[flow/design.v]
module interpolation (
    input           clk,
    input           RST,
    input           START,
    input   [5:0]   H0,
    input   [5:0]   V0,
    input   [3:0]   SW,
    input   [3:0]   SH,
    output          REN,
    input   [7:0]   R_DATA,
    output  [11:0]  ADDR,
    output  [7:0]   O_DATA,
    output          O_VALID
);
reg [5:0] reg_H0, reg_H0_next;
reg [5:0] reg_V0, reg_V0_next;
reg [3:0] reg_SW, reg_SW_next;
reg [3:0] reg_SH, reg_SH_next;
reg [11:0] reg_ADDR, reg_ADDR_next;
reg        output_valid, output_valid_next;  
reg        done, done_next;  
assign ADDR = reg_ADDR;
assign REN = 1'b0;
assign O_VALID = output_valid;
reg [9:0] width_sum, width_sum_next;
reg [9:0] height_sum, height_sum_next;
wire [5:0] X_lower, X_upper, Y_lower, Y_upper;
reg [5:0] last_y_row, last_y_row_next;  
reg x_divide, y_divide, x_divide_next, y_divide_next;
assign X_lower = width_sum[9:4];
assign X_upper = x_divide_next ? width_sum[9:4] : width_sum[9:4] + 1;
assign Y_lower = height_sum[9:4];
assign Y_upper = y_divide_next ? height_sum[9:4] : height_sum[9:4] + 1;
wire [5:0] next_X_lower, next_X_upper, next_Y_lower, next_Y_upper;
assign next_X_lower = width_sum_next[9:4];
assign next_X_upper = (width_sum_next[3:0] == 0) ? width_sum_next[9:4] : width_sum_next[9:4] + 1;
assign next_Y_lower = height_sum_next[9:4];
assign next_Y_upper = (height_sum_next[3:0] == 0) ? height_sum_next[9:4] : height_sum_next[9:4] + 1;
reg [3:0] x_ratio, x_ratio_next;  
reg [3:0] y_ratio, y_ratio_next;  
wire [7:0] left_margin, right_margin;
reg [7:0] data_y_lower [0:1];
reg [7:0] data_y_lower_next [0:1];
reg [7:0] data_y_upper [0:1];
reg [7:0] data_y_upper_next [0:1];
reg [4:0] count_cycle, count_cycle_next;
reg [1:0] pre_pre_state, pre_state, state, state_next;
wire pre_pre_state_is_11, pre_pre_state_is_10, pre_pre_state_is_01, pre_pre_state_is_00;
assign pre_pre_state_is_11 = pre_pre_state[1] & pre_pre_state[1];
assign pre_pre_state_is_00 = ~pre_pre_state[1] & ~pre_pre_state[0];
wire [5:0] x_ADDR, y_ADDR;
assign x_ADDR = state[1] ? X_upper : X_lower;
assign y_ADDR = state[0] ? Y_upper : Y_lower;
    Cal_Interpolation cal_inter_left (
        .DATA_1(data_y_lower[0]),
        .DATA_2(data_y_upper[0]),
        .ratio(y_ratio),
        .Out_DATA(left_margin)
    );
    Cal_Interpolation cal_inter_right (
        .DATA_1(data_y_lower[1]),
        .DATA_2(data_y_upper[1]),
        .ratio(y_ratio),
        .Out_DATA(right_margin)
    );
    Cal_Interpolation cal_inter (
        .DATA_1(left_margin),
        .DATA_2(right_margin),
        .ratio(x_ratio),
        .Out_DATA(O_DATA)
    );
always @(*)begin
    count_cycle_next = count_cycle;
    case(state)
        2'b00: begin
            if(y_divide_next | x_divide_next) begin
                state_next = 2'b11;
            end
            else begin
                state_next = 2'b01;
            end
        end
        2'b01: begin
            state_next = 2'b10;
        end
        2'b10: begin
            state_next = 2'b11;
        end
        2'b11: begin
            count_cycle_next = (count_cycle == 5'd16) ? 0 : count_cycle + 1;
            if(X_lower == next_X_lower && Y_upper == next_Y_upper) begin
                state_next = (X_upper == next_X_upper) ? 2'b11 : 2'b01;
            end
            else if(X_upper == next_X_lower) begin
                state_next = 2'b10;
            end
            else begin
                state_next = 2'b00;
            end
        end
    endcase
end
always @(*)begin
    reg_ADDR_next[5:0] = x_ADDR + reg_H0;
    reg_ADDR_next[11:6] = y_ADDR + reg_V0;
    output_valid_next = pre_state[1] & pre_state[0];
end
always @(*)begin
    case(pre_state)
        2'b00: begin
            data_y_lower_next[0] = R_DATA;
            data_y_lower_next[1] = x_divide ? R_DATA : data_y_lower[1];
            data_y_upper_next[0] = y_divide ? R_DATA : data_y_upper[0];
            data_y_upper_next[1] = data_y_upper[1];
        end
        2'b01: begin
            data_y_upper_next[0] = R_DATA;
            data_y_lower_next[0] = data_y_lower[0];
            data_y_lower_next[1] = data_y_lower[1];
            data_y_upper_next[1] = data_y_upper[1];
        end
        2'b10: begin
            data_y_lower_next[1] = R_DATA;
            data_y_lower_next[0] = pre_pre_state_is_11 ? data_y_lower[1] : data_y_lower[0];  
            data_y_upper_next[0] = pre_pre_state_is_11 ? data_y_upper[1] : data_y_upper[0];
            data_y_upper_next[1] = data_y_upper[1];
        end
        2'b11: begin
            data_y_upper_next[1] = R_DATA;
            data_y_lower_next[1] = y_divide ? R_DATA : data_y_lower[1];
            data_y_upper_next[0] = x_divide ? R_DATA : data_y_upper[0];
            data_y_lower_next[0] = y_divide ? data_y_upper[0] :
                                    x_divide ? data_y_lower[1] : data_y_lower[0];
        end
    endcase
end
always @(*)begin
    if(START) begin
        reg_H0_next = H0;
        reg_V0_next = V0;
        reg_SW_next = SW - 1;
        reg_SH_next = SH - 1;
    end
    else begin
        reg_H0_next = reg_H0;
        reg_V0_next = reg_V0;
        reg_SW_next = reg_SW;
        reg_SH_next = reg_SH;
    end
end
always @(*)begin
    if(state == 2'b11) begin
        if(count_cycle == 5'd16) begin
            width_sum_next = 0;
            height_sum_next = height_sum + reg_SH;
        end
        else begin
            width_sum_next = width_sum + reg_SW;
            height_sum_next = height_sum;
        end
    end
    else begin
        width_sum_next = width_sum;
        height_sum_next = height_sum;
    end
    x_divide_next = (width_sum[3:0] == 0);
    y_divide_next = (height_sum[3:0] == 0);
    x_ratio_next = width_sum[3:0];
    y_ratio_next = height_sum[3:0];
    if(height_sum[9:4] == reg_V0_next) begin
        done_next = 0;
    end
    else begin
        done_next = 1;
    end
end
always @(negedge clk) begin
    reg_ADDR <= reg_ADDR_next;
    data_y_lower[0] <= data_y_lower_next[0];
    data_y_lower[1] <= data_y_lower_next[1];
    data_y_upper[0] <= data_y_upper_next[0];
    data_y_upper[1] <= data_y_upper_next[1];
    output_valid <= output_valid_next;
end
always @(posedge clk) begin
    if(RST | START) begin
        width_sum <= 0;
        height_sum <= 0;
        state <= 2'b00;
        pre_state <= 2'b00;
        pre_pre_state <= 2'b00;
        x_divide <= 0;
        y_divide <= 0;
        x_ratio <= 0;
        y_ratio <= 0;
        done <= 1;
        count_cycle <= 0;
    end
    else begin
        width_sum <= width_sum_next;
        height_sum <= height_sum_next;
        state <= state_next;
        pre_state <= state;
        pre_pre_state <= pre_state;
        x_divide <= x_divide_next;
        y_divide <= y_divide_next;
        x_ratio <= x_ratio_next;
        y_ratio <= y_ratio_next;
        done <= done_next;
        count_cycle <= count_cycle_next;
    end
    reg_H0 <= reg_H0_next;
    reg_V0 <= reg_V0_next;
    reg_SW <= reg_SW_next;
    reg_SH <= reg_SH_next;
end
endmodule
module Cal_Interpolation (
    input   [7:0]   DATA_1,
    input   [7:0]   DATA_2,
    input   [3:0]   ratio,
    output  [7:0]   Out_DATA
);
    reg [3:0] flip_ratio;
    wire [7:0] d1_3, d1_2, d1_1, d1_0, d2_3, d2_2, d2_1, d2_0;
    wire [11:0] output_inter;
    assign d1_3 = {8{flip_ratio[3]}} & DATA_1;
    assign d1_2 = {8{flip_ratio[2]}} & DATA_1;
    assign d1_1 = {8{flip_ratio[1]}} & DATA_1;
    assign d1_0 = {8{flip_ratio[0]}} & DATA_1;
    assign d2_3 = {8{ratio[3]}} & DATA_2;
    assign d2_2 = {8{ratio[2]}} & DATA_2;
    assign d2_1 = {8{ratio[1]}} & DATA_2;
    assign d2_0 = {8{ratio[0]}} & DATA_2;
    assign output_inter = {d1_3, 3'b000} + {d1_2, 2'b00} + {d1_1, 1'b0} + d1_0 
                        + {d2_3, 3'b000} + {d2_2, 2'b00} + {d2_1, 1'b0} + d2_0 ;
    assign Out_DATA = (ratio == 4'b0000) ? DATA_1 : output_inter[11:4];
    always @(*)begin
        flip_ratio = ~ratio[3:0] + 1;
    end
endmodule
[flow/run.sh]
#!/bin/bash
# the make line also repeats each setting of config.mk as NAME=value (left out here)
make -C /OpenROAD-flow-scripts/flow DESIGN_CONFIG=/design/flow/config.mk WORK_HOME=/design/flow/orfs CLKGATE_MAP_FILE= finish
[flow/config.mk]
export PLATFORM = sky130hd
export DESIGN_NAME = interpolation
export DESIGN_NICKNAME = interpolation
export VERILOG_FILES = /design/flow/design.v
export SDC_FILE = /design/flow/constraint.sdc
export NUM_CORES = 4
export LEC_CHECK = 0
export ABC_AREA = 1
export CAP_MARGIN = 35
export CORE_MARGIN = 2
export CORE_UTILIZATION = 72
export CTS_CLUSTER_DIAMETER = 88
export CTS_CLUSTER_SIZE = 76
export HOLD_SLACK_MARGIN = 0.13
export MAX_ROUTING_LAYER = met4
export PLACE_DENSITY = 0.42
export SETUP_SLACK_MARGIN = -1.74
export SLEW_MARGIN = 20
[flow/constraint.sdc]
create_clock -name core_clock -period 18.5 [get_ports {clk}]
set_input_delay 3.7000 -clock core_clock [delete_from_list [all_inputs] [get_ports {clk}]]
set_output_delay 3.7000 -clock core_clock [all_outputs]
set_load 0.01 [all_outputs]
==> impl_metrics.toml, run 1 <==
# generated from flow reports
[power_and_ir_drop]
power_density_nw_per_um2 = 46.8
pwr-share-seq_pct = 44.2
pg_seq_w = 0.000269
p_int_w = 0.000412
power_clock_w = 0.000248
power.leakage_nw = 6.69
peakVddDrop_v = 0.0000534
powerComb_w = 0.0000911
clockPowerShare_pct = 40.8
switching_share_pct = 32.3
comb_power_share_pct = 15.0
top_power_group = "registers"
power.switching_w = 0.000196

[logic_synthesis]
ff_type = "dfxtp_1"
mux_share_pct = 0.819
xor_share_pct = 4.28
ys_cells = 1367
ys_warn_count = 10
async_flop_share_pct = 0
adder_share_pct = 31.6
netlist_area_um2 = 10800
yosys.cell_count.top_type = "inv_1"
ys.flops = 105
synthTopCellsByArea = "fa_1, edfxtp_1, inv_1"
topCombFamilyByArea = "adder cells"
ys_sh_simple_pct = 21.5
synth-area-yosys_um2 = 10800
postSynthAreaPerCell_um2 = 7.94
top_area_share_pct = 24.5
synthCells = 1367
top_area_cell = "fa_1"
syn_nets = 1592
edf_count = 52
seq_area_frac_synth_pct = 24.2
top_cells_by_count = "inv_1, nand2_1, nor2_1"
ys_types = 46
aoi_share_pct = 5.44

[clocking]
cts_max_level = 3
cts_tree = "yes"
cts.sinks = 105
path_clk_slew_ps = 80
clk_latency_ps = 460
hold_buffers = 0
numCtsBuffers = 9
clock_path_buffers = 2
clockRootBuffer = "clkbuf_16"

[hold_path]
hold-path-endpoint = "count_cycle[1]$_SDFFE_PP0N_"
hold_depth = 2
worstHoldStart = "count_cycle[1]$_SDFFE_PP0N_"
hold_class = "reg -> reg"

[drt]
antenna_cells = 0
vias = 9902
initialDrtViolationCount = 831
drc = 0
routed_via_density = 5.72
ant_nets = 0
avgRoutedWirePerCell_um = 16.9
drtPass1Iterations = 7
drt-total-wl_um = 29300

[worst_setup_path]
timing.rr.end = "reg_ADDR[11]$_DFF_N_"
cp_slowest_cell = "fa_1"
cp-endpoint = "O_DATA[7]"
worst-path-max-fanout = 5
crit_path_frequent_cell = "fa_1"
reg2reg_from = "height_sum[1]$_SDFF_PP0_"
cp_num_cells = 39
start_kind = "flop"
cpLargestDelayFamily = "adder cells"
crit_type = "reg -> out"
r2r_setup_slack_ps = 6380
cp-end-kind = "primary output"
cp-startpoint = "data_y_upper[1][4]$_DFFE_NN_"
crit_arrival_ps = 17790
r2r_cells = 13
cpPeakStageDelay_ps = 580
critPathRequiredTime_ps = 14800
cp_num_buf_inv = 8

[cells_and_area]
area_delta_synth_final_pct = 19.7
fillers = 757
finalCoreUtilization_pct = 88.7
fin_cells = 1731
nNetsFinal = 1767

[die]
fp-utilization_pct = 74.1
rows = 44
core-area_um2 = 14600
ios = 53
dieWidth_um = 127
chipArea_um2 = 16100
die_y_um = 127

[global_route]
grt_max_degree = 32
grt.overflow.total = 0
grt_pass1_wl_um = 43700
grt_pass1_vias = 9824
antenna_found_initial = 0
track_usage_pct = 35.0

[final_timing]
setup_viol = 8
hold_slack_ps = 503
timing.final.ws_setup_ps = -2990
tightest_slew_ps = 888
maxSlewViolCount = 0
hold_violations = 0
finClkSkew_ps = 94.0
tns_ps = -19480
max-slew-margin-rel_pct = 40.8
rsz0062_at_grt = "yes"

[place]
post-dp-hpwl_um = 19100
placed_cells = 1648
post-place-ws_ps = -2870
gp_congestion = 0.934
portBuffers = 51

[status]
status = "failed layout checks"
failed_checks = "negative setup slack"

[run]
openroad.warnings = 77
cap_viol_max_count = 0
==> per-layer routing <==
metal / GRT usage [%] / vias up / share of wire (%)
li1: - / 4499 / -
met2: 61.6 / 569 / 51
met5: - / - / 0
met3: 5.02 / 167 / 8.6
met1: 40.1 / 4667 / 35
met4: 15.5 / 0 / 5.7
==> area by class of cell <==
cell class	count	area, um^2	share of cell area [%]
Inverter	315	1190	9.15
Clock buffer	9	225	1.73
Tap cell	184	230	1.77
Multi-Input combinational cell	916	7250	55.8
Sequential cell	105	2620	20.2
Clock inverter	52	250	1.93
Timing Repair Buffer	150	1220	9.38
==> timing repair <==
action,CTS,global route
setup endpoints to repair,8,8
resized,60,54
pin swaps,66,74
setup buffers,15,17
hold endpoints to repair,0,0
==> per-stage QoR <==
step	cell area, um^2	total power [W]
final	13000	0.000608
after detailed placement	12100	0.000372
after global placement	12100	0.000369
after floorplan	10900	0.000326
after global routing	13000	0.000629
after CTS	12700	0.000594
==> inputs of run 2 (changes only) <==
CAP_MARGIN = 20   (was 35)
CORE_UTILIZATION = 70   (was 72)
HOLD_SLACK_MARGIN = default   (was 0.13)
PLACE_DENSITY = 0.6   (was 0.42)
SETUP_SLACK_MARGIN = -0.32   (was -1.74)
SLEW_MARGIN = 15   (was 20)
clock period = 19.5 ns   (was 18.5 ns; I/O delays follow)
==> impl_metrics.toml, run 2 <==
# generated from flow reports
[worst_setup_path]
cpPeakStageDelay_ps = 550
cp_slowest_cell = "fa_1"
timing.rr.end = "reg_ADDR[11]$_DFF_N_"
r2r_cells = 13
critPathRequiredTime_ps = 15600
crit_path_frequent_cell = "fa_1"
reg2reg_from = "height_sum[1]$_SDFF_PP0_"
cpLargestDelayFamily = "adder cells"
cp_num_buf_inv = 9
cp-startpoint = "data_y_upper[1][2]$_DFFE_NN_"
cp-endpoint = "O_DATA[7]"
crit_type = "reg -> out"
worst-path-max-fanout = 5
cp-end-kind = "primary output"
start_kind = "flop"
crit_arrival_ps = 18260
cp_num_cells = 41
r2r_setup_slack_ps = 6850

[final_timing]
rsz0062_at_grt = "yes"
setup_viol = 8
finClkSkew_ps = 98.7
hold_violations = 0
timing.final.ws_setup_ps = -2660
maxSlewViolCount = 0
max-slew-margin-rel_pct = 30.7
tightest_slew_ps = 1040
hold_slack_ps = 513

[status]
failed_checks = "negative setup slack"
status = "failed layout checks"

[clocking]
path_clk_slew_ps = 100
cts_tree = "yes"
hold_buffers = 0
cts.sinks = 105
numCtsBuffers = 9
clk_latency_ps = 450
clock_path_buffers = 2
cts_max_level = 3
clockRootBuffer = "clkbuf_16"

[power_and_ir_drop]
power_density_nw_per_um2 = 44.1
p_int_w = 0.000399
clockPowerShare_pct = 40.4
top_power_group = "registers"
pg_seq_w = 0.000255
powerComb_w = 0.0000835
pwr-share-seq_pct = 44.9
switching_share_pct = 29.7
power.leakage_nw = 6.68
power_clock_w = 0.000229
finalPower_w = 0.000568
power.switching_w = 0.000169
comb_power_share_pct = 14.7
peakVddDrop_v = 0.0000491

[hold_path]
hold_depth = 2
hold_class = "reg -> reg"
hold-path-endpoint = "y_ratio[2]$_SDFF_PP0_"
worstHoldStart = "height_sum[2]$_SDFF_PP0_"

[logic_synthesis]
postSynthAreaPerCell_um2 = 7.94
adder_share_pct = 31.6
top_area_share_pct = 24.5
ys_warn_count = 10
synthTopCellsByArea = "fa_1, edfxtp_1, inv_1"
xor_share_pct = 4.28
synthCells = 1367
top_area_cell = "fa_1"
ys_sh_simple_pct = 21.5
ff_type = "dfxtp_1"
edf_count = 52
synth-area-yosys_um2 = 10800
async_flop_share_pct = 0
syn_nets = 1592
ys_cells = 1367
netlist_area_um2 = 10800
topCombFamilyByArea = "adder cells"
aoi_share_pct = 5.44
ys.flops = 105
seq_area_frac_synth_pct = 24.2
yosys.cell_count.top_type = "inv_1"
top_cells_by_count = "inv_1, nand2_1, nor2_1"
mux_share_pct = 0.819
ys_types = 46

[global_route]
grt_max_degree = 34
grt_pass1_vias = 9165
track_usage_pct = 32.7
grt_pass1_wl_um = 41300
antenna_found_initial = 0
grt.overflow.total = 0

[drt]
drt-total-wl_um = 25700
routed_via_density = 5.47
wl_met2_um = 13600
drtPass1Iterations = 5
ant_nets = 0
drc = 0
antenna_cells = 0
avgRoutedWirePerCell_um = 14.9
initialDrtViolationCount = 525
vias = 9433
wl_met1_um = 9980
wl_met3_um = 1420
routed.top_layer = "met4"

[place]
gp_congestion = 0.913
post-place-ws_ps = -2590
portBuffers = 51
post-dp-hpwl_um = 19300

[cells_and_area]
area_delta_synth_final_pct = 18.7
nNetsFinal = 1758
fillers = 912

[die]
rows = 45
ios = 53
die_y_um = 128
dieWidth_um = 128
fp-utilization_pct = 71.6
chipArea_um2 = 16500
core-area_um2 = 15100

[run]
openroad.warnings = 77
cap_viol_max_count = 0
-- run 2: area by class of cell --
type / count / area [um^2] / area share [%]
Multi-Input combinational cell: 916 / 7180 / 55.7
Sequential cell: 105 / 2620 / 20.4
Inverter: 315 / 1190 / 9.24
Timing Repair Buffer: 141 / 1170 / 9.10
Clock inverter: 52 / 255 / 1.98
Tap cell: 188 / 235 / 1.83
Clock buffer: 9 / 225 / 1.75
-- run 2: through the flow --
stage | std cells | setup TNS (ps) | util (%) | cell area [um^2]
after floorplan | 1367 | -8760 | - | 10900
after global placement | 1652 | -14990 | 80.1 | 12100
after detailed placement | 1652 | -16190 | 80.1 | 12100
after CTS | 1721 | -16390 | 83.9 | 12700
after global routing | 1726 | -19120 | 85.0 | 12900
final | 1726 | -16690 | 85.0 | 12900
-- run 2: per-layer routing --
metal,vias up,track usage (%)
met5,-,-
met4,0,11.8
met2,352,58.6
met1,4544,37.4
met3,54,4.91
li1,4483,-
-- run 2: what timing repair did --
action	4_1_cts	5_1_grt
setup endpoints to repair	8	8
gates cloned	0	0
pin swaps	32	25
gates resized	60	35
buffers inserted	9	5
==> inputs of run 3 (changes only) <==
CAP_MARGIN = 0   (was 20)
CORE_UTILIZATION = 72   (was 70)
CTS_CLUSTER_DIAMETER = 54   (was 88)
CTS_CLUSTER_SIZE = 81   (was 76)
GPL_ROUTABILITY_DRIVEN = 0   (was default)
PLACE_DENSITY = default   (was 0.6)
PLACE_DENSITY_LB_ADDON = 0.02   (was default)
SETUP_SLACK_MARGIN = 2.77   (was -0.32)
SLEW_MARGIN = 20   (was 15)
clock period = 17.9 ns   (was 19.5 ns; I/O delays follow)
==> impl_metrics.toml, run 3 <==
# generated from flow reports
[status]
status = "failed layout checks"
failed_checks = "negative setup slack"

[die]
ios = 53
dieWidth_um = 127
die_y_um = 127
core-area_um2 = 14600
chipArea_um2 = 16100
rows = 44
fp-utilization_pct = 74.1

[drt]
drt-total-wl_um = 32300
ant_nets = 0
wl_met1_um = 10500
avgRoutedWirePerCell_um = 18.6
routed_via_density = 5.98
antenna_cells = 0
initialDrtViolationCount = 1167
wl_met3_um = 3180
wl_met2_um = 16000
drc = 0
vias = 10400
drtPass1Iterations = 8
routed.top_layer = "met4"

[power_and_ir_drop]
power_clock_w = 0.000272
switching_share_pct = 31.1
pwr-share-seq_pct = 43.0
top_power_group = "registers"
power_density_nw_per_um2 = 49.2
powerComb_w = 0.0000967
power.leakage_nw = 6.77
power.switching_w = 0.000201
comb_power_share_pct = 15.0
clockPowerShare_pct = 42.0
peakVddDrop_v = 0.0000642
pg_seq_w = 0.000278
p_int_w = 0.000445

[clocking]
clk_latency_ps = 460
numCtsBuffers = 9
path_clk_slew_ps = 80
cts_max_level = 3
clock_path_buffers = 2
clockRootBuffer = "clkbuf_16"
hold_buffers = 0
cts_tree = "yes"
cts.sinks = 105

[worst_setup_path]
cp_slowest_cell = "fa_2"
crit_arrival_ps = 17830
cp-end-kind = "primary output"
cp-startpoint = "data_y_upper[1][3]$_DFFE_NN_"
crit_type = "reg -> out"
cp_num_cells = 42
crit_path_frequent_cell = "fa_1"
start_kind = "flop"
cpLargestDelayFamily = "adder cells"
cpPeakStageDelay_ps = 590
reg2reg_from = "height_sum[1]$_SDFF_PP0_"
r2r_cells = 13
r2r_setup_slack_ps = 6020
critPathRequiredTime_ps = 14320
timing.rr.end = "reg_ADDR[11]$_DFF_N_"
worst-path-max-fanout = 2
cp_num_buf_inv = 9
cp-endpoint = "O_DATA[7]"

[logic_synthesis]
top_area_cell = "fa_1"
ys_cells = 1367
top_area_share_pct = 24.5
adder_share_pct = 31.6
postSynthAreaPerCell_um2 = 7.94
ff_type = "dfxtp_1"
topCombFamilyByArea = "adder cells"
ys.flops = 105
edf_count = 52
netlist_area_um2 = 10800
synthCells = 1367
ys_warn_count = 10
ys_sh_simple_pct = 21.5
aoi_share_pct = 5.44
ys_types = 46
syn_nets = 1592
xor_share_pct = 4.28
synthTopCellsByArea = "fa_1, edfxtp_1, inv_1"
seq_area_frac_synth_pct = 24.2
synth-area-yosys_um2 = 10800
async_flop_share_pct = 0
yosys.cell_count.top_type = "inv_1"
mux_share_pct = 0.819
top_cells_by_count = "inv_1, nand2_1, nor2_1"

[final_timing]
hold_violations = 0
max-slew-margin-rel_pct = 29.4
rsz0062_at_grt = "yes"
tightest_slew_ps = 1060
maxSlewViolCount = 0
finClkSkew_ps = 95.9
timing.final.ws_setup_ps = -3510
setup_viol = 8
hold_slack_ps = 506

[cells_and_area]
area_delta_synth_final_pct = 21.1
finalInstanceArea_um2 = 13100
nNetsFinal = 1772
finalCoreUtilization_pct = 89.7

[global_route]
grt.overflow.total = 0
grt_pass1_vias = 10300
grt_pass1_wl_um = 46800
grt_max_degree = 34
track_usage_pct = 37.8
antenna_found_initial = 0

[hold_path]
hold-path-endpoint = "count_cycle[1]$_SDFFE_PP0N_"
hold_class = "reg -> reg"
hold_depth = 2
worstHoldStart = "count_cycle[1]$_SDFFE_PP0N_"

[place]
portBuffers = 51
post-dp-hpwl_um = 19300
post-place-ws_ps = -3000
dpl_cell_area_um2 = 12100

[run]
cap_viol_max_count = 0
openroad.warnings = 75
[run 3: per-stage QoR]
step	total power (W)	setup TNS, ps	instances
after floorplan	0.000337	-12600	1367
after global placement	0.000382	-18530	1648
after detailed placement	0.000384	-19780	1648
after CTS	0.000633	-20370	1721
after global routing	0.000667	-25450	1736
final	0.000646	-23450	1736
[run 3: timing repair]
item / 4_1_cts / 5_1_grt
pin swaps: 47 / 54
buffers inserted: 13 / 15
hold endpoints to repair: 0 / 0
endpoints found under the setup margin: 8 / 8
gates resized: 55 / 74
[run 3: layout make-up]
class / count / area [um^2]
multi-input cells: 916 / 7300
flip-flops and latches: 105 / 2620
fillers: 657 / 1510
repair buffers: 155 / 1290
inverters: 315 / 1190
clock buffers: 10 / 250
clock inverters: 51 / 250
well taps: 184 / 230
[run 3: metal layers]
metal  vias to the layer above  GRT usage, %
met5                         -             -
met4                         0          19.2
li1                       4501             -
met3                       289          5.86
met1                      4793          41.4
met2                       796          66.9
==> inputs of run 4 (changes only) <==
ABC_AREA = default   (was 1)
CAP_MARGIN = 20   (was 0)
CORE_UTILIZATION = 17   (was 72)
CTS_CLUSTER_DIAMETER = default   (was 54)
CTS_CLUSTER_SIZE = default   (was 81)
GPL_ROUTABILITY_DRIVEN = default   (was 0)
MAX_ROUTING_LAYER = default   (was met4)
PLACE_DENSITY_LB_ADDON = default   (was 0.02)
SETUP_SLACK_MARGIN = default   (was 2.77)
clock period = 33.6 ns   (was 17.9 ns; I/O delays follow)
==> impl_metrics.toml, run 4 <==
# generated from flow reports
[logic_synthesis]
yosys.cell_count.top_type = "inv_1"
seq_area_frac_synth_pct = 24.8
ys_warn_count = 10
ys_cells = 1133
synthCells = 1133
netlist_area_um2 = 10600
syn_nets = 1358
mux_share_pct = 2.78
adder_share_pct = 32.3
xor_share_pct = 6.45
top_area_share_pct = 25.1
topCombFamilyByArea = "adder cells"
ff_type = "dfxtp_1"
top_cells_by_count = "inv_1, fa_1, nor2_1"
ys.flops = 105
async_flop_share_pct = 0
synth-area-yosys_um2 = 10600
aoi_share_pct = 8.45
synthTopCellsByArea = "fa_1, edfxtp_1, dfxtp_1"
postSynthAreaPerCell_um2 = 9.35
top_area_cell = "fa_1"
edf_count = 52
ys_sh_simple_pct = 17.7
ys_types = 62

[final_timing]
tns_ps = 0
tightest_slew_ps = 1100
max-slew-margin-rel_pct = 26.5
setup_viol = 0
rsz0062_at_grt = "no"
finClkSkew_ps = 62.1
maxSlewViolCount = 0
hold_violations = 0

[die]
rows = 91
die_y_um = 254
fp-utilization_pct = 17.2
core-area_um2 = 61600
ios = 53
chipArea_um2 = 64300
dieWidth_um = 254

[cells_and_area]
fillers = 6786
finalInstanceArea_um2 = 12500
area_delta_synth_final_pct = 17.6
logic_area_um2 = 7180
area.sequential_um2 = 2620
nNetsFinal = 1425

[power_and_ir_drop]
p_int_w = 0.000220
top_power_group = "registers"
comb_power_share_pct = 10.4
peakVddDrop_v = 0.0000258
power.switching_w = 0.0000894
power.leakage_nw = 5.39
pwr-share-seq_pct = 48.3
power_density_nw_per_um2 = 24.8
switching_share_pct = 28.9
powerComb_w = 0.0000322
pg_seq_w = 0.000149
clockPowerShare_pct = 41.3
power_clock_w = 0.000128

[worst_setup_path]
crit_arrival_ps = 26260
r2r_cells = 9
start_kind = "flop"
cpPeakStageDelay_ps = 580
cp-endpoint = "O_DATA[7]"
crit_path_frequent_cell = "fa_1"
cp_num_cells = 33
cpLargestDelayFamily = "adder cells"
worst-path-max-fanout = 5
cp-end-kind = "primary output"
cp_num_buf_inv = 6
crit_type = "reg -> out"
reg2reg_from = "width_sum[1]$_SDFF_PP0_"
r2r_setup_slack_ps = 13810
cp_slowest_cell = "fa_1"
cp-startpoint = "data_y_upper[0][5]$_DFFE_NP_"
timing.rr.end = "reg_ADDR[5]$_DFF_N_"
critPathRequiredTime_ps = 26880

[clocking]
clk_latency_ps = 420
post_cts_buffers = 0
clock_path_buffers = 2
clockRootBuffer = "clkbuf_16"
path_clk_slew_ps = 80
hold_buffers = 0
cts_resized = 0
cts_tree = "yes"
numCtsBuffers = 9
cts.sinks = 105
cts_max_level = 3

[global_route]
antenna_found_initial = 0
grt_pass1_wl_um = 42600
grt.overflow.total = 0
track_usage_pct = 8.21
grt_max_degree = 33
grt_pass1_vias = 8399

[hold_path]
hold-path-endpoint = "count_cycle[1]$_SDFFE_PP0N_"
hold_class = "reg -> reg"
hold_depth = 2
worstHoldStart = "count_cycle[1]$_SDFFE_PP0N_"

[place]
portBuffers = 51
post-dp-hpwl_um = 20300
gp_congestion = 0.854
dpl_cell_area_um2 = 12000

[drt]
antenna_cells = 0
drt-total-wl_um = 25100
initialDrtViolationCount = 371
avgRoutedWirePerCell_um = 12.3
ant_nets = 0
drtPass1Iterations = 6
routed_via_density = 3.84
vias = 7838
drc = 0

[run]
cap_viol_max_count = 0
openroad.warnings = 72

[status]
status = "finished clean"
## run 4: per-layer routing
layer / vias up / part of all wire (%) / GRT usage, %
met4: 0 / 1.4 / 2.10
li1: 3767 / - / -
met3: 27 / 3.0 / 1.36
met2: 140 / 54 / 15.6
met5: - / 0 / 0
met1: 3904 / 42 / 9.45
## run 4: stage by stage
stage / power, W / instances / setup WS (ps) / hold WS (ps) / util, %
after floorplan: 0.000175 / 1133 / 2100 / 456 / -
after global placement: 0.000192 / 1982 / 842 / 475 / 19.5
after detailed placement: 0.000193 / 1982 / 815 / 485 / 19.5
after CTS: 0.000315 / 2042 / 391 / 497 / 20.2
after global routing: 0.000326 / 2042 / 7.57 / 534 / 20.2
final: 0.000309 / 2042 / 624 / 490 / 20.2
## run 4: cell type report
type	count	share of cell area, %
Inverter	162	4.88
Clock inverter	49	1.58
Multi-Input combinational cell	822	57.7
Tap cell	837	8.41
Sequential cell	105	21.1
Clock buffer	12	2.08
Timing Repair Buffer	55	4.34
==> inputs of run 5 (changes only) <==
CELL_PAD_IN_SITES_GLOBAL_PLACEMENT = 2   (was default)
CORE_UTILIZATION = 35   (was 17)
CTS_CLUSTER_DIAMETER = 279   (was default)
CTS_CLUSTER_SIZE = 87   (was default)
MAX_ROUTING_LAYER = met5   (was default)
PLACE_DENSITY_LB_ADDON = 0.29   (was default)
SETUP_SLACK_MARGIN = 0.77   (was default)
clock period = 18.0 ns   (was 33.6 ns; I/O delays follow)
==> impl_metrics.toml, run 5 <==
# generated from flow reports
[final_timing]
setup_viol = 8
rsz0062_at_grt = "yes"
finClkSkew_ps = 68.1
hold_violations = 0
maxSlewViolCount = 0
tightest_slew_ps = 971
max-slew-margin-rel_pct = 34.9
hold_slack_ps = 503
timing.final.ws_setup_ps = -2760

[global_route]
track_usage_pct = 16.8
grt_pass1_wl_um = 42000
grt_pass1_vias = 8439
antenna_found_initial = 0
grt.overflow.total = 0
grt_max_degree = 33

[die]
ios = 53
core-area_um2 = 29700
die_y_um = 178
fp-utilization_pct = 35.6
rows = 63
dieWidth_um = 178
chipArea_um2 = 31700

[status]
failed_checks = "negative setup slack"
status = "failed layout checks"

[logic_synthesis]
synthCells = 1133
seq_area_frac_synth_pct = 24.8
yosys.cell_count.top_type = "inv_1"
ys.flops = 105
ys_types = 62
aoi_share_pct = 8.45
xor_share_pct = 6.45
ff_type = "dfxtp_1"
ys_warn_count = 10
async_flop_share_pct = 0
syn_nets = 1358
adder_share_pct = 32.3
postSynthAreaPerCell_um2 = 9.35
ys_sh_simple_pct = 17.7
synth-area-yosys_um2 = 10600
topCombFamilyByArea = "adder cells"
top_area_share_pct = 25.1
mux_share_pct = 2.78
top_cells_by_count = "inv_1, fa_1, nor2_1"
netlist_area_um2 = 10600
synthTopCellsByArea = "fa_1, edfxtp_1, dfxtp_1"
ys_cells = 1133
edf_count = 52
top_area_cell = "fa_1"

[worst_setup_path]
worst-path-max-fanout = 4
cp-startpoint = "data_y_upper[0][3]$_DFFE_NP_"
start_kind = "flop"
r2r_cells = 9
critPathRequiredTime_ps = 14400
cpLargestDelayFamily = "adder cells"
cp_slowest_cell = "fa_1"
cp-end-kind = "primary output"
crit_type = "reg -> out"
timing.rr.end = "reg_ADDR[5]$_DFF_N_"
crit_arrival_ps = 17160
crit_path_frequent_cell = "fa_1"
cp-endpoint = "O_DATA[6]"
reg2reg_from = "width_sum[1]$_SDFF_PP0_"
cp_num_cells = 34
r2r_setup_slack_ps = 5990
cp_num_buf_inv = 9
cpPeakStageDelay_ps = 530

[clocking]
numCtsBuffers = 9
hold_buffers = 0
cts.sinks = 105
clockRootBuffer = "clkbuf_16"
cts_tree = "yes"
clk_latency_ps = 420
path_clk_slew_ps = 90
clock_path_buffers = 2
cts_max_level = 3

[drt]
avgRoutedWirePerCell_um = 14.6
drc = 0
initialDrtViolationCount = 415
routed_via_density = 4.70
drtPass1Iterations = 5
wl_met1_um = 11500
vias = 7941
routed.top_layer = "met4"
wl_met3_um = 496
antenna_cells = 0
drt-total-wl_um = 24600
wl_met2_um = 12400
ant_nets = 0

[power_and_ir_drop]
power_density_nw_per_um2 = 45.7
power.switching_w = 0.000174
clockPowerShare_pct = 40.3
power.leakage_nw = 5.88
comb_power_share_pct = 13.1
switching_share_pct = 29.6
powerComb_w = 0.0000774
top_power_group = "registers"
peakVddDrop_v = 0.0000404
power_clock_w = 0.000238
pwr-share-seq_pct = 46.5
p_int_w = 0.000415
pg_seq_w = 0.000274

[place]
gp_congestion = 0.790
post-place-ws_ps = -2880
placed_cells = 1616
portBuffers = 51
post-dp-hpwl_um = 19400

[hold_path]
worstHoldStart = "height_sum[0]$_SDFF_PP0_"
hold_class = "reg -> reg"
hold_depth = 2
hold-path-endpoint = "height_sum[0]$_SDFF_PP0_"

[cells_and_area]
fin_cells = 1688
area_delta_synth_final_pct = 21.7
nNetsFinal = 1518

[run]
cap_viol_max_count = 0
openroad.warnings = 75
[run 5: what timing repair did]
item	CTS	global route
setup buffers	11	1
pin swaps	51	14
setup endpoints to repair	8	8
resized	58	14
[run 5: per-layer routing]
layer  global-route usage [%]  vias up
met4                     3.28        0
met2                     30.1       84
li1                         -     3949
met1                     21.4     3892
met3                     2.49       16
met5                        0        -
[run 5: cell type report]
class	instances	area (um^2)
Clock buffer	9	225
Inverter	162	608
Fill cell	2909	16800
Sequential cell	105	2620
Tap cell	390	488
Multi-Input combinational cell	822	7510
Clock inverter	52	230
Timing Repair Buffer	148	1210
[run 5: metrics by stage]
stage | instance area (um^2) | power (W) | setup TNS (ps) | utilization (%)
5_1_grt | 12900 | 0.000626 | -22510 | 43.4
4_1_cts | 12800 | 0.000602 | -19840 | 43.2
3_3_place_gp | 12200 | 0.000371 | -19730 | 41.1
3_5_place_dp | 12200 | 0.000372 | -20320 | 41.1
6_report | 12900 | 0.000589 | -19380 | 43.4
2_1_floorplan | 10800 | 0.000328 | -13250 | -
==> inputs of run 6 (changes only) <==
ABC_AREA = 1   (was default)
CELL_PAD_IN_SITES_GLOBAL_PLACEMENT = default   (was 2)
CORE_UTILIZATION = 70   (was 35)
CTS_CLUSTER_DIAMETER = 385   (was 279)
CTS_CLUSTER_SIZE = 46   (was 87)
MAX_ROUTING_LAYER = met4   (was met5)
PLACE_DENSITY = 0.63   (was default)
PLACE_DENSITY_LB_ADDON = default   (was 0.29)
SETUP_SLACK_MARGIN = 0.93   (was 0.77)
SLEW_MARGIN = 15   (was 20)
clock period = 8.66 ns   (was 18.0 ns; I/O delays follow)
==> impl_metrics.toml, run 6 <==
# generated from flow reports
[run]
openroad.warnings = 77
cap_viol_max_count = 0

[worst_setup_path]
cp-startpoint = "data_y_upper[1][4]$_DFFE_NN_"
r2r_setup_slack_ps = 1450
reg2reg_from = "height_sum[1]$_SDFF_PP0_"
cp-end-kind = "primary output"
timing.rr.end = "reg_ADDR[11]$_DFF_N_"
cp_num_cells = 41
cpPeakStageDelay_ps = 570
crit_type = "reg -> out"
cp-endpoint = "O_DATA[6]"
worst-path-max-fanout = 4
crit_path_frequent_cell = "fa_1"
cpLargestDelayFamily = "adder cells"
start_kind = "flop"
critPathRequiredTime_ps = 6930
crit_arrival_ps = 12900
cp_num_buf_inv = 12
r2r_cells = 13
cp_slowest_cell = "fa_1"

[logic_synthesis]
yosys.cell_count.top_type = "inv_1"
top_area_share_pct = 24.5
syn_nets = 1592
netlist_area_um2 = 10800
ff_type = "dfxtp_1"
top_area_cell = "fa_1"
ys_warn_count = 10
topCombFamilyByArea = "adder cells"
ys_sh_simple_pct = 21.5
adder_share_pct = 31.6
ys.flops = 105
top_cells_by_count = "inv_1, nand2_1, nor2_1"
xor_share_pct = 4.28
ys_cells = 1367
synthCells = 1367
aoi_share_pct = 5.44
synthTopCellsByArea = "fa_1, edfxtp_1, inv_1"
postSynthAreaPerCell_um2 = 7.94
synth-area-yosys_um2 = 10800
mux_share_pct = 0.819
edf_count = 52
async_flop_share_pct = 0
seq_area_frac_synth_pct = 24.2
ys_types = 46

[hold_path]
hold_class = "reg -> reg"
hold_depth = 2
worstHoldStart = "count_cycle[1]$_SDFFE_PP0N_"
hold-path-endpoint = "count_cycle[1]$_SDFFE_PP0N_"

[drt]
drt-total-wl_um = 27700
antenna_cells = 0
ant_nets = 0
avgRoutedWirePerCell_um = 15.8
initialDrtViolationCount = 766
drtPass1Iterations = 7
vias = 9763
routed_via_density = 5.55
drc = 0

[place]
gp_congestion = 0.926
placed_cells = 1671
portBuffers = 51
dpl_cell_area_um2 = 12300
post-dp-hpwl_um = 20300

[die]
ios = 53
dieWidth_um = 128
die_y_um = 128
fp-utilization_pct = 71.6
core-area_um2 = 15100
chipArea_um2 = 16500
rows = 45

[clocking]
cts.sinks = 105
cts_max_level = 3
clk_latency_ps = 450
clock_path_buffers = 2
path_clk_slew_ps = 80
hold_buffers = 0
clockRootBuffer = "clkbuf_16"
numCtsBuffers = 9
cts_tree = "yes"

[status]
failed_checks = "negative setup slack"
status = "failed layout checks"

[power_and_ir_drop]
peakVddDrop_v = 0.000105
finalPower_w = 0.00128
p_int_w = 0.000876
comb_power_share_pct = 14.8
power.leakage_nw = 6.84
top_power_group = "registers"
power.switching_w = 0.000407
power_clock_w = 0.000519
power_density_nw_per_um2 = 97.9
clockPowerShare_pct = 40.4
pg_seq_w = 0.000574
powerComb_w = 0.000190
switching_share_pct = 31.7
pwr-share-seq_pct = 44.8

[final_timing]
max-slew-margin-rel_pct = 31.2
setup_viol = 8
hold_violations = 0
maxSlewViolCount = 0
tightest_slew_ps = 1030
rsz0062_at_grt = "yes"
timing.final.ws_setup_ps = -5970
finClkSkew_ps = 84.5

[global_route]
track_usage_pct = 34.3
grt_pass1_wl_um = 43500
antenna_found_initial = 0
grt_max_degree = 34
grt_pass1_vias = 9649
grt.overflow.total = 0

[cells_and_area]
fillers = 883
nNetsFinal = 1790
area_delta_synth_final_pct = 20.8
finalInstanceArea_um2 = 13100
fin_cells = 1758
[run 6: routing by layer]
metal / wire (um) / global-route usage [%] / up-vias
met4: 873 / 11.9 / 0
met2: 14800 / 61.5 / 422
met1: 10300 / 39.5 / 4693
met3: 1750 / 4.74 / 108
li1: - / - / 4540
met5: 0 / - / -
[run 6: area by class of cell]
cell class | instances | area, um^2 | area share [%]
Tap cell | 188 | 235 | 1.80
Clock inverter | 52 | 240 | 1.83
Timing Repair Buffer | 173 | 1420 | 10.8
Clock buffer | 9 | 225 | 1.72
Multi-Input combinational cell | 916 | 7170 | 54.7
Sequential cell | 105 | 2620 | 20.0
Inverter | 315 | 1190 | 9.08
[run 6: repair_timing]
item | 4_1_cts | 5_1_grt
endpoints found under the setup margin | 8 | 8
setup buffers | 13 | 13
pin swaps | 45 | 66
resized | 56 | 35
[run 6: per-stage QoR]
| stage | hold WS [ps] | setup WS (ps) | setup TNS, ps | util (%) |
|---|---|---|---|---|
| floorplan | 447 | -4740 | -34780 | - |
| global placement | 480 | -5620 | -41000 | 81.0 |
| detailed placement | 496 | -5770 | -41970 | 81.0 |
| CTS | 514 | -5730 | -42270 | 84.9 |
| global route | 551 | -6440 | -47140 | 86.5 |
| finish | 514 | -5970 | -44400 | 86.5 |
==> inputs of run 7 (changes only) <==
ABC_AREA = default   (was 1)
CAP_MARGIN = 15   (was 20)
CELL_PAD_IN_SITES_DETAIL_PLACEMENT = 2   (was default)
CORE_ASPECT_RATIO = 0.73   (was default)
CORE_UTILIZATION = 40   (was 70)
CTS_CLUSTER_DIAMETER = default   (was 385)
CTS_CLUSTER_SIZE = default   (was 46)
HOLD_SLACK_MARGIN = 0.03   (was default)
MAX_ROUTING_LAYER = default   (was met4)
PLACE_DENSITY = default   (was 0.63)
SETUP_SLACK_MARGIN = default   (was 0.93)
SLEW_MARGIN = 5   (was 15)
clock period = 27.9 ns   (was 8.66 ns; I/O delays follow)
==> impl_metrics.toml, run 7 <==
# generated from flow reports
[drt]
drt-total-wl_um = 62200
initialDrtViolationCount = 1325
routed_via_density = 6.52
drtPass1Iterations = 19
vias = 10800
ant_nets = 0
drc = 0
avgRoutedWirePerCell_um = 37.7

[logic_synthesis]
seq_area_frac_synth_pct = 24.8
ff_type = "dfxtp_1"
synthTopCellsByArea = "fa_1, edfxtp_1, dfxtp_1"
ys.flops = 105
ys_types = 62
postSynthAreaPerCell_um2 = 9.35
top_cells_by_count = "inv_1, fa_1, nor2_1"
async_flop_share_pct = 0
aoi_share_pct = 8.45
syn_nets = 1358
top_area_cell = "fa_1"
yosys.cell_count.top_type = "inv_1"
synth-area-yosys_um2 = 10600
edf_count = 52
mux_share_pct = 2.78
topCombFamilyByArea = "adder cells"
ys_sh_simple_pct = 17.7
synthCells = 1133
top_area_share_pct = 25.1
ys_warn_count = 10
xor_share_pct = 6.45
adder_share_pct = 32.3
netlist_area_um2 = 10600
ys_cells = 1133

[worst_setup_path]
cpPeakStageDelay_ps = 620
cp_num_buf_inv = 9
start_kind = "flop"
crit_type = "reg -> out"
worst-path-max-fanout = 4
cp-startpoint = "data_y_lower[0][5]$_DFFE_NP_"
cp-end-kind = "primary output"
cp_num_cells = 36
cp-endpoint = "O_DATA[7]"
timing.rr.end = "reg_ADDR[5]$_DFF_N_"
reg2reg_from = "width_sum[1]$_SDFF_PP0_"
cpLargestDelayFamily = "adder cells"
crit_arrival_ps = 23720
r2r_cells = 9
critPathRequiredTime_ps = 22320
crit_path_frequent_cell = "fa_1"
r2r_setup_slack_ps = 10310
cp_slowest_cell = "fa_1"

[cells_and_area]
area_delta_synth_final_pct = 24.6
finalCoreUtilization_pct = 51.1
nNetsFinal = 1532
fin_cells = 1651

[global_route]
grt_pass1_vias = 12000
grt_pass1_wl_um = 82000
track_usage_pct = 41.2
antenna_found_initial = 1
grt_max_degree = 33
grt.overflow.total = 0

[status]
status = "failed layout checks"
failed_checks = "negative setup slack"

[final_timing]
hold_violations = 0
finClkSkew_ps = 142
rsz0062_at_grt = "yes"
max-slew-margin-rel_pct = 7.16
tightest_slew_ps = 1380
setup_viol = 7
timing.final.ws_setup_ps = -1400
maxSlewViolCount = 0

[clocking]
cts.sinks = 105
cts_tree = "yes"
cts_max_level = 3
clock_path_buffers = 2
numCtsBuffers = 9
clk_latency_ps = 520
clockRootBuffer = "clkbuf_16"
path_clk_slew_ps = 80
hold_buffers = 0

[power_and_ir_drop]
power.leakage_nw = 5.99
pwr-share-seq_pct = 40.1
switching_share_pct = 35.8
power.switching_w = 0.000160
power_density_nw_per_um2 = 33.9
comb_power_share_pct = 15.2
power_clock_w = 0.000199
pg_seq_w = 0.000179
top_power_group = "the clock network"
peakVddDrop_v = 0.0000612
powerComb_w = 0.0000680
p_int_w = 0.000287
clockPowerShare_pct = 44.6

[place]
post-dp-hpwl_um = 32200
placed_cells = 1553
post-place-ws_ps = -1060
gp_congestion = 0.903
portBuffers = 51

[hold_path]
worstHoldStart = "width_sum[0]$_SDFF_PP0_"
hold_depth = 2
hold-path-endpoint = "width_sum[0]$_SDFF_PP0_"
hold_class = "reg -> reg"

[die]
core-area_um2 = 25800
fp-utilization_pct = 41.0
ios = 53
die_y_um = 143
rows = 50
chipArea_um2 = 27800
dieWidth_um = 194

[run]
cap_viol_max_count = 0
openroad.warnings = 74
-- run 7: metrics by stage --
step	total power, W	instance area (um^2)	setup TNS (ps)	hold slack (ps)
2_1_floorplan	0.000210	10600	0	456
3_3_place_gp	0.000239	11900	-672	476
3_5_place_dp	0.000245	11900	-4630	518
4_1_cts	0.000420	12900	-1510	544
5_1_grt	0.000451	13200	-7370	581
6_report	0.000447	13200	-6840	560
-- run 7: layer usage --
metal | share of wire (%) | global-route usage [%] | up-vias
met5 | 0.021 | 0 | -
met4 | 9.9 | 30.4 | 2
met3 | 9.2 | 9.83 | 454
met2 | 46 | 69.4 | 920
met1 | 35 | 46.1 | 5398
li1 | - | - | 3986
-- run 7: area by class of cell --
cell class / count / area (um^2)
Tap cell: 338 / 423
Antenna cell: 1 / 2.50
Sequential cell: 105 / 2620
Clock inverter: 50 / 238
Timing Repair Buffer: 162 / 1360
Clock buffer: 11 / 254
Inverter: 162 / 611
Multi-Input combinational cell: 822 / 7690
Fill cell: 2676 / 12600
-- run 7: what timing repair did --
item                       CTS  global route
setup endpoints to repair    8             8
pin swaps                   94            27
setup buffers               20            11
resized                    125            47
==> inputs of run 8 (changes only) <==
ABC_AREA = 1   (was default)
CAP_MARGIN = 20   (was 15)
CELL_PAD_IN_SITES_DETAIL_PLACEMENT = default   (was 2)
CORE_ASPECT_RATIO = default   (was 0.73)
CORE_UTILIZATION = 70   (was 40)
CTS_CLUSTER_DIAMETER = 42   (was default)
HOLD_SLACK_MARGIN = default   (was 0.03)
SLEW_MARGIN = 20   (was 5)
clock period = 22.9 ns   (was 27.9 ns; I/O delays follow)
==> impl_metrics.toml, run 8 <==
# generated from flow reports
[power_and_ir_drop]
clockPowerShare_pct = 39.8
powerComb_w = 0.0000709
power.leakage_nw = 6.71
pwr-share-seq_pct = 45.3
peakVddDrop_v = 0.0000602
power_density_nw_per_um2 = 37.1
finalPower_w = 0.000479
switching_share_pct = 29.8
pg_seq_w = 0.000217
p_int_w = 0.000336
comb_power_share_pct = 14.8
power_clock_w = 0.000191
power.switching_w = 0.000143
top_power_group = "registers"

[drt]
initialDrtViolationCount = 590
drt-total-wl_um = 24900
vias = 9265
drc = 0
avgRoutedWirePerCell_um = 14.4
routed_via_density = 5.34
antenna_cells = 0
drtPass1Iterations = 6
ant_nets = 0

[logic_synthesis]
mux_share_pct = 0.819
synth-area-yosys_um2 = 10800
ff_type = "dfxtp_1"
xor_share_pct = 4.28
ys_sh_simple_pct = 21.5
synthCells = 1367
adder_share_pct = 31.6
ys_warn_count = 10
seq_area_frac_synth_pct = 24.2
yosys.cell_count.top_type = "inv_1"
top_area_cell = "fa_1"
ys_cells = 1367
top_cells_by_count = "inv_1, nand2_1, nor2_1"
syn_nets = 1592
async_flop_share_pct = 0
ys_types = 46
topCombFamilyByArea = "adder cells"
top_area_share_pct = 24.5
aoi_share_pct = 5.44
ys.flops = 105
synthTopCellsByArea = "fa_1, edfxtp_1, inv_1"
edf_count = 52
postSynthAreaPerCell_um2 = 7.94
netlist_area_um2 = 10800

[run]
openroad.warnings = 77
cap_viol_max_count = 0

[clocking]
clock_path_buffers = 2
cts_tree = "yes"
clk_latency_ps = 430
cts_max_level = 3
hold_buffers = 0
cts.sinks = 105
path_clk_slew_ps = 80
numCtsBuffers = 9
clockRootBuffer = "clkbuf_16"

[place]
dpl_cell_area_um2 = 12100
post-dp-hpwl_um = 18700
gp_congestion = 0.898
post-place-ws_ps = -1550
portBuffers = 51

[final_timing]
setup_viol = 8
maxSlewViolCount = 0
timing.final.ws_setup_ps = -1540
tightest_slew_ps = 1070
finClkSkew_ps = 74.1
max-slew-margin-rel_pct = 28.5
hold_violations = 0
rsz0062_at_grt = "yes"

[die]
chipArea_um2 = 16500
ios = 53
core-area_um2 = 15100
die_y_um = 128
fp-utilization_pct = 71.6
dieWidth_um = 128
rows = 45

[cells_and_area]
finalInstanceArea_um2 = 12900
area_delta_synth_final_pct = 18.9
nNetsFinal = 1766
fillers = 919

[global_route]
grt.overflow.total = 0
grt_max_degree = 34
use_met3_pct = 5.49
grtUsageMet1_pct = 38.1
top_usage_layer = "met2"
grt_pass1_wl_um = 41600
use_met2_pct = 56.6
grt_pass1_vias = 9363
track_usage_pct = 31.7
antenna_found_initial = 0

[worst_setup_path]
cpPeakStageDelay_ps = 560
r2r_setup_slack_ps = 8580
crit_arrival_ps = 19860
cp-startpoint = "data_y_upper[1][1]$_DFFE_NN_"
cpLargestDelayFamily = "adder cells"
cp_num_buf_inv = 8
critPathRequiredTime_ps = 18320
start_kind = "flop"
cp-end-kind = "primary output"
cp_slowest_cell = "fa_1"
worst-path-max-fanout = 3
timing.rr.end = "reg_ADDR[11]$_DFF_N_"
crit_type = "reg -> out"
cp-endpoint = "O_DATA[7]"
reg2reg_from = "height_sum[1]$_SDFF_PP0_"
cp_num_cells = 42
r2r_cells = 13

[hold_path]
hold-path-endpoint = "count_cycle[1]$_SDFFE_PP0N_"
hold_class = "reg -> reg"
hold_depth = 2
worstHoldStart = "count_cycle[1]$_SDFFE_PP0N_"

[status]
status = "failed layout checks"
failed_checks = "negative setup slack"
-- run 8: final cells by class --
| cell class | instances | area, um^2 | share of cell area, % |
|---|---|---|---|
| repair buffers | 149 | 1220 | 9.46 |
| well taps | 188 | 235 | 1.82 |
| inverters | 315 | 1190 | 9.20 |
| multi-input cells | 916 | 7160 | 55.5 |
| flip-flops and latches | 105 | 2620 | 20.3 |
| clock inverters | 51 | 221 | 1.72 |
| clock buffers | 10 | 250 | 1.94 |
-- run 8: through the flow --
step	util, %	setup TNS (ps)	std cells	hold slack, ps
2_1_floorplan	-	-1160	1367	447
5_1_grt	85.2	-10640	1734	545
3_5_place_dp	80.0	-8010	1651	500
4_1_cts	84.8	-7990	1731	512
3_3_place_gp	80.0	-6840	1651	481
6_report	85.2	-7990	1734	508
-- run 8: metal layers --
layer	wire length (um)	up-vias
li1	-	4494
met1	9840	4393
met2	12800	302
met3	1420	76
met4	866	0
met5	0	-
-- run 8: what timing repair did --
item / 4_1_cts / 5_1_grt
resized: 58 / 28
endpoints found under the setup margin: 8 / 8
pin swaps: 63 / 32
setup buffers: 20 / 3
==> inputs of run 9 (changes only) <==
ABC_AREA = default   (was 1)
CELL_PAD_IN_SITES_DETAIL_PLACEMENT = 2   (was default)
CORE_ASPECT_RATIO = 0.73   (was default)
CORE_UTILIZATION = 40   (was 70)
CTS_CLUSTER_DIAMETER = default   (was 42)
SLEW_MARGIN = 5   (was 20)
clock period = 32.0 ns   (was 22.9 ns; I/O delays follow)
==> impl_metrics.toml, run 9 <==
# generated from flow reports
[status]
status = "finished clean"

[power_and_ir_drop]
power.leakage_nw = 5.56
clockPowerShare_pct = 42.2
power_clock_w = 0.000146
switching_share_pct = 33.1
peakVddDrop_v = 0.0000229
pwr-share-seq_pct = 45.4
power_density_nw_per_um2 = 28.6
comb_power_share_pct = 12.4
pg_seq_w = 0.000158
power.switching_w = 0.000115
p_int_w = 0.000232
powerComb_w = 0.0000430
top_power_group = "registers"

[hold_path]
worstHoldStart = "height_sum[2]$_SDFF_PP0_"
hold-path-endpoint = "y_ratio[2]$_SDFF_PP0_"
hold_depth = 1
hold_class = "reg -> reg"

[worst_setup_path]
reg2reg_from = "width_sum[1]$_SDFF_PP0_"
timing.rr.end = "reg_ADDR[5]$_DFF_N_"
cp_slowest_cell = "fa_1"
cp-endpoint = "O_DATA[7]"
cp_num_cells = 34
start_kind = "flop"
cp-startpoint = "data_y_upper[1][4]$_DFFE_NN_"
worst-path-max-fanout = 5
r2r_setup_slack_ps = 12640
cpPeakStageDelay_ps = 570
cpLargestDelayFamily = "adder cells"
crit_path_frequent_cell = "fa_1"
cp_num_buf_inv = 5
critPathRequiredTime_ps = 25600
cp-end-kind = "primary output"
r2r_cells = 9
crit_type = "reg -> out"
crit_arrival_ps = 25330

[run]
cap_viol_max_count = 0
openroad.warnings = 72

[drt]
vias = 9173
drt-total-wl_um = 43800
initialDrtViolationCount = 731
drtPass1Iterations = 19
routed_via_density = 5.85
ant_nets = 0
drc = 0
avgRoutedWirePerCell_um = 27.9

[cells_and_area]
area_delta_synth_final_pct = 14.5
nNetsFinal = 1450

[place]
portBuffers = 51
post-dp-hpwl_um = 28300
gp_congestion = 0.852

[die]
ios = 53
core-area_um2 = 25800
dieWidth_um = 194
die_y_um = 143
fp-utilization_pct = 41.0
chipArea_um2 = 27800
rows = 50

[logic_synthesis]
synth-area-yosys_um2 = 10600
postSynthAreaPerCell_um2 = 9.35
yosys.cell_count.top_type = "inv_1"
aoi_share_pct = 8.45
top_area_share_pct = 25.1
synthCells = 1133
ys_sh_simple_pct = 17.7
ys.flops = 105
ys_warn_count = 10
adder_share_pct = 32.3
syn_nets = 1358
netlist_area_um2 = 10600
top_cells_by_count = "inv_1, fa_1, nor2_1"
topCombFamilyByArea = "adder cells"
seq_area_frac_synth_pct = 24.8
ys_types = 62
xor_share_pct = 6.45
ys_cells = 1133
edf_count = 52
synthTopCellsByArea = "fa_1, edfxtp_1, dfxtp_1"
ff_type = "dfxtp_1"
async_flop_share_pct = 0
mux_share_pct = 2.78
top_area_cell = "fa_1"

[clocking]
cts.sinks = 105
clock_path_buffers = 2
clk_latency_ps = 460
clockRootBuffer = "clkbuf_16"
path_clk_slew_ps = 80
hold_buffers = 0
cts_max_level = 3
numCtsBuffers = 9
cts_tree = "yes"

[global_route]
grt_pass1_vias = 10700
grt_max_degree = 33
grt_pass1_wl_um = 66300
track_usage_pct = 32.1
antenna_found_initial = 1
grt.overflow.total = 0

[final_timing]
setup_viol = 0
max-slew-margin-rel_pct = 22.1
hold_slack_ps = 540
maxSlewViolCount = 0
hold_violations = 0
finClkSkew_ps = 94.5
tightest_slew_ps = 1160
tns_ps = 0
-- run 9: through the flow --
stage	cell area (um^2)	power (W)	std cells	setup slack, ps	util, %
after detailed placement	11400	0.000206	1487	140	44.2
after global routing	12100	0.000361	1569	-46.6	46.9
after global placement	11400	0.000202	1486	629	44.1
final	12100	0.000347	1569	269	46.9
after CTS	12000	0.000342	1556	12.4	46.4
after floorplan	10600	0.000183	1133	1620	-
-- run 9: repair_timing --
action	CTS	global route
endpoints found under the setup margin	4	4
setup buffers	9	9
resized	15	16
pin swaps	7	5
-- run 9: cell type report --
type	count	area, um^2
fillers	2752	13700
inverters	162	608
well taps	338	423
multi-input cells	822	7290
clock buffers	10	229
clock inverters	51	225
repair buffers	80	731
flip-flops and latches	105	2620
diodes	1	2.50
-- run 9: metal layers --
metal / vias to the layer above / global-route usage (%) / share of wire, %
li1: 3808 / - / -
met1: 4725 / 37.6 / 39
met3: 195 / 5.64 / 5.6
met4: 0 / 19.4 / 6.5
met2: 445 / 55.8 / 49
met5: - / 0 / 0
==> inputs of run 10 (changes only) <==
ABC_AREA = 1   (was default)
CAP_MARGIN = 40   (was 20)
CELL_PAD_IN_SITES_DETAIL_PLACEMENT = default   (was 2)
CORE_ASPECT_RATIO = default   (was 0.73)
CORE_UTILIZATION = 72   (was 40)
CTS_CLUSTER_DIAMETER = 332   (was default)
CTS_CLUSTER_SIZE = 76   (was default)
MAX_ROUTING_LAYER = met4   (was default)
PLACE_DENSITY = 0.4   (was default)
SETUP_SLACK_MARGIN = -0.32   (was default)
SLEW_MARGIN = 20   (was 5)
clock period = 19.2 ns   (was 32.0 ns; I/O delays follow)
==> impl_metrics.toml, run 10 <==
# generated from flow reports
[global_route]
track_usage_pct = 37.2
grt.overflow.total = 0
antenna_found_initial = 1
grt_pass1_wl_um = 46000
grt_max_degree = 32
grt_pass1_vias = 10100

[power_and_ir_drop]
top_power_group = "registers"
switching_share_pct = 32.2
power.leakage_nw = 6.76
pwr-share-seq_pct = 44.5
comb_power_share_pct = 15.3
power.switching_w = 0.000188
peakVddDrop_v = 0.0000461
p_int_w = 0.000396
power_clock_w = 0.000235
pg_seq_w = 0.000260
clockPowerShare_pct = 40.2
powerComb_w = 0.0000893
power_density_nw_per_um2 = 44.6

[final_timing]
max-slew-margin-rel_pct = 38.9
maxSlewViolCount = 0
tightest_slew_ps = 916
setup_viol = 8
hold_violations = 0
finClkSkew_ps = 95.6
rsz0062_at_grt = "yes"
hold_slack_ps = 499
timing.final.ws_setup_ps = -3280

[die]
rows = 44
die_y_um = 127
dieWidth_um = 127
chipArea_um2 = 16100
fp-utilization_pct = 74.1
core-area_um2 = 14600
ios = 53

[drt]
vias = 10400
ant_nets = 0
drtPass1Iterations = 14
routed_via_density = 5.94
drt-total-wl_um = 32200
avgRoutedWirePerCell_um = 18.5
drc = 0
initialDrtViolationCount = 1137

[logic_synthesis]
adder_share_pct = 31.6
top_area_cell = "fa_1"
netlist_area_um2 = 10800
ys_cells = 1367
xor_share_pct = 4.28
ys_sh_simple_pct = 21.5
top_cells_by_count = "inv_1, nand2_1, nor2_1"
synthTopCellsByArea = "fa_1, edfxtp_1, inv_1"
synthCells = 1367
ys_types = 46
ff_type = "dfxtp_1"
aoi_share_pct = 5.44
seq_area_frac_synth_pct = 24.2
topCombFamilyByArea = "adder cells"
yosys.cell_count.top_type = "inv_1"
syn_nets = 1592
ys.flops = 105
ys_warn_count = 10
top_area_share_pct = 24.5
edf_count = 52
async_flop_share_pct = 0
synth-area-yosys_um2 = 10800
postSynthAreaPerCell_um2 = 7.94
mux_share_pct = 0.819

[worst_setup_path]
timing.rr.end = "reg_ADDR[11]$_DFF_N_"
start_kind = "flop"
r2r_cells = 13
cpLargestDelayFamily = "adder cells"
cp-startpoint = "data_y_lower[1][4]$_DFFE_NP_"
reg2reg_from = "height_sum[1]$_SDFF_PP0_"
cp-endpoint = "O_DATA[6]"
crit_type = "reg -> out"
crit_arrival_ps = 18640
cpPeakStageDelay_ps = 560
cp_slowest_cell = "fa_1"
worst-path-max-fanout = 3
cp_num_cells = 42
cp-end-kind = "primary output"
critPathRequiredTime_ps = 15360
r2r_setup_slack_ps = 6690
crit_path_frequent_cell = "fa_1"
cp_num_buf_inv = 13

[cells_and_area]
area_delta_synth_final_pct = 20.7
finalCoreUtilization_pct = 89.4
fin_cells = 1742
nNetsFinal = 1777
fillers = 696

[hold_path]
hold-path-endpoint = "count_cycle[1]$_SDFFE_PP0N_"
worstHoldStart = "count_cycle[1]$_SDFFE_PP0N_"
hold_depth = 2
hold_class = "reg -> reg"

[clocking]
path_clk_slew_ps = 80
cts_tree = "yes"
clk_latency_ps = 460
numCtsBuffers = 9
cts.sinks = 105
clock_path_buffers = 2
hold_buffers = 0
clockRootBuffer = "clkbuf_16"
cts_max_level = 3

[run]
cap_viol_max_count = 0
openroad.warnings = 77

[place]
placed_cells = 1649
post-dp-hpwl_um = 19000
gp_congestion = 0.951
portBuffers = 51

[status]
failed_checks = "negative setup slack"
status = "failed layout checks"
-- run 10: timing repair --
action,in CTS,in global routing
pin swaps,43,85
endpoints found under the setup margin,8,8
endpoints found under the hold margin,0,0
gates resized,65,57
buffers inserted,15,15
-- run 10: area by class of cell --
type	count	area (um^2)	share of cell area (%)
sequential	105	2620	20.0
clock inverter	52	238	1.82
clock buffer	9	225	1.72
tap	184	230	1.76
antenna	1	2.50	0.0191
multi-input combinational	916	7270	55.5
inverter	315	1190	9.07
timing repair buffer	160	1320	10.1
-- run 10: through the flow --
step	setup TNS, ps	setup slack, ps	area (um^2)	total power, W
finish	-22080	-3280	13100	0.000584
global route	-23060	-3410	13100	0.000606
CTS	-16470	-2550	12800	0.000569
detailed placement	-17090	-2640	12100	0.000358
global placement	-15670	-2460	12100	0.000356
floorplan	-9480	-1580	10900	0.000314
-- run 10: routing by layer --
| layer | GRT usage, % | part of all wire (%) | vias up |
|---|---|---|---|
| li1 | - | - | 4516 |
| met1 | 41.8 | 33 | 4806 |
| met2 | 64.6 | 48 | 746 |
| met3 | 7.13 | 11 | 288 |
| met4 | 17.3 | 8.4 | 0 |
| met5 | - | 0 | - |
No activity file was given, so power comes from the tool's default toggle rates.
